==> inputs of tundra <==
==> flow/design.v <==
module ALU(
    input logic CLK,
    input logic RST,
    input logic ACT,
    input logic[3:0]  OP,
    input logic[1:0]  MOVI,
    input logic[31:0] REG_A,
    input logic[31:0] REG_B,
    input logic[31:0] MEM,
    input logic[31:0] IMM,
    output logic[31:0] DATA,
    output logic       RDY,
    output logic       VLD
);
    typedef enum logic [1:0] {
        INIT,
        FIRST_STAGE,
        MUL_FIRST_STAGE,
        MUL_SECOND_STAGE
    } state_type;
    state_type state_curr;
    state_type state_next;
    logic[31:0] operand_A;
    logic[31:0] operand_B;
    logic[31:0] norm_res;
    logic[31:0] norm_reg;
    logic[63:0] mult_res;
    logic       mult_req;
    always_comb begin
        case (state_curr)
            INIT:
                if (ACT) begin
                    if (mult_req)
                        state_next = MUL_FIRST_STAGE;
                    else
                        state_next = FIRST_STAGE;
                end else
                     state_next = INIT;
            FIRST_STAGE:      state_next = INIT;
            MUL_FIRST_STAGE:  state_next = MUL_SECOND_STAGE;
            MUL_SECOND_STAGE: state_next = INIT;
        endcase
    end
    always_ff @(posedge CLK) begin
        if (RST) begin
            state_curr  <= INIT;
        end else begin
            state_curr <= state_next;
            if (state_next == MUL_FIRST_STAGE)
                mult_res <= operand_A * operand_B;
            if (state_next == FIRST_STAGE)
                norm_reg <= norm_res;
        end
    end
    always_comb begin
        case (state_curr)
            INIT:             DATA = 32'b0;
            FIRST_STAGE:      DATA = norm_reg;
            MUL_FIRST_STAGE:  DATA = mult_res[31:0];
            MUL_SECOND_STAGE: DATA = mult_res[63:32];
        endcase
    end
    assign operand_A = REG_A;
    assign VLD = (state_curr != INIT) & ~RST;
    assign RDY = state_curr == INIT;
    always_comb begin
        case (MOVI)
            2'b00:   operand_B = REG_B;
            2'b01:   operand_B = MEM;
            2'b10:   operand_B = IMM;
            default: operand_B = '0;
        endcase
    end
    always_comb begin
        norm_res = 32'b0;
        mult_req = 0;
        if (RDY) begin
            case (OP)
                4'b0000: norm_res = operand_A + operand_B;             
                4'b0001: norm_res = operand_A - operand_B;             
                4'b0010: mult_req = 1;                                 
                4'b0011: norm_res = {1'b0, operand_B[31:1]};           
                4'b0100: norm_res = {operand_B[30:0], 1'b0};           
                4'b0101: norm_res = {operand_B[0], operand_B[31:1]};   
                4'b0110: norm_res = {operand_B[30:0], operand_B[31]};  
                4'b0111: norm_res = ~operand_B;                        
                4'b1000: norm_res = operand_A & operand_B;             
                4'b1001: norm_res = operand_A | operand_B;             
                4'b1010: norm_res = operand_A ^ operand_B;             
                4'b1011: norm_res = ~(operand_A & operand_B);          
                4'b1100: norm_res = ~(operand_A | operand_B);          
                4'b1101: norm_res = ~(operand_A ^ operand_B);          
                4'b1110: norm_res = operand_B + 1;                     
                4'b1111: norm_res = operand_B - 1;                     
            endcase
        end
    end
endmodule
==> flow/run.sh <==
#!/bin/bash
# the make line also repeats each setting of config.mk as NAME=value (left out here)
make -C /OpenROAD-flow-scripts/flow DESIGN_CONFIG=/design/flow/config.mk WORK_HOME=/design/flow/orfs CLKGATE_MAP_FILE= finish
==> flow/config.mk <==
export PLATFORM = sky130hd
export DESIGN_NAME = ALU
export DESIGN_NICKNAME = ALU
export VERILOG_FILES = /design/flow/design.v
export SDC_FILE = /design/flow/constraint.sdc
export NUM_CORES = 4
export LEC_CHECK = 0
export CAP_MARGIN = 20
export CORE_MARGIN = 2
export CORE_UTILIZATION = 60
export CTS_CLUSTER_SIZE = 84
export MAX_ROUTING_LAYER = met4
export SETUP_SLACK_MARGIN = 1.67
export SLEW_MARGIN = 20
==> flow/constraint.sdc <==
create_clock -name core_clock -period 5.71 [get_ports {CLK}]
set_input_delay 1.1420 -clock core_clock [delete_from_list [all_inputs] [get_ports {CLK}]]
set_output_delay 1.1420 -clock core_clock [all_outputs]
set_load 0.01 [all_outputs]
==> inputs of harbor, as changes to tundra <==
Settings changed: CORE_UTILIZATION 60 to 24, CTS_CLUSTER_SIZE 84 to default, MAX_ROUTING_LAYER met4 to default, SETUP_SLACK_MARGIN 1.67 to default.
==> flow/constraint.sdc (replaced) <==
create_clock -name core_clock -period 16.3 [get_ports {CLK}]
set_input_delay 3.2600 -clock core_clock [delete_from_list [all_inputs] [get_ports {CLK}]]
set_output_delay 3.2600 -clock core_clock [all_outputs]
set_load 0.01 [all_outputs]
==> inputs of nickel, as changes to tundra <==
Settings changed: CORE_UTILIZATION 60 to 40, CTS_CLUSTER_SIZE 84 to 13, MAX_ROUTING_LAYER met4 to default, SETUP_SLACK_MARGIN 1.67 to -0.92, TNS_END_PERCENT from default to 5.
==> flow/constraint.sdc (replaced) <==
create_clock -name core_clock -period 10.5 [get_ports {CLK}]
set_input_delay 2.1000 -clock core_clock [delete_from_list [all_inputs] [get_ports {CLK}]]
set_output_delay 2.1000 -clock core_clock [all_outputs]
set_load 0.01 [all_outputs]
==> metrics.cfg <==
[run_status]
status=timing/DRC/antenna clean

[worst_setup_path]
worstPathMaxFanout=34
r2r-end=mult_res[14]$_DFFE_PP_
endpoint=mult_res[57]$_DFFE_PP_

[drt]
wire_per_inst_um=23.78
dr.pass1.iters=6

[sta]
layout_min_cycle_time_ps=13560
tightest_slew_ps=1162

[global_route]
gr-usage-met2_pct=31.66
grt_use_met3_pct=2.736

-- figures above: harbor

==> metrics.cfg <==
[run_status]
status=complete, but fails checks
failed_checks=setup timing

[sta]
setup_viol=60
tightest_slew_ps=1055
layout_min_cycle_time_ps=9061
fin_ws_ps=-3351

[global_route]
gr-usage-met2_pct=78.03
grt_use_met3_pct=15.51

[worst_setup_path]
worstPathMaxFanout=6
r2r-end=mult_res[8]$_DFFE_PP_
endpoint=mult_res[63]$_DFFE_PP_

[drt]
dr.pass1.iters=12
wire_per_inst_um=29.55

-- figures above: tundra

==> metrics.cfg <==
[run_status]
status=complete, but fails checks
failed_checks=setup timing

[global_route]
gr-usage-met2_pct=50.86
grt_use_met3_pct=6.124

[worst_setup_path]
r2r-end=mult_res[53]$_DFFE_PP_

[sta]
fin_ws_ps=-79.17
tightest_slew_ps=1126
setup_viol=4

-- figures above: nickel

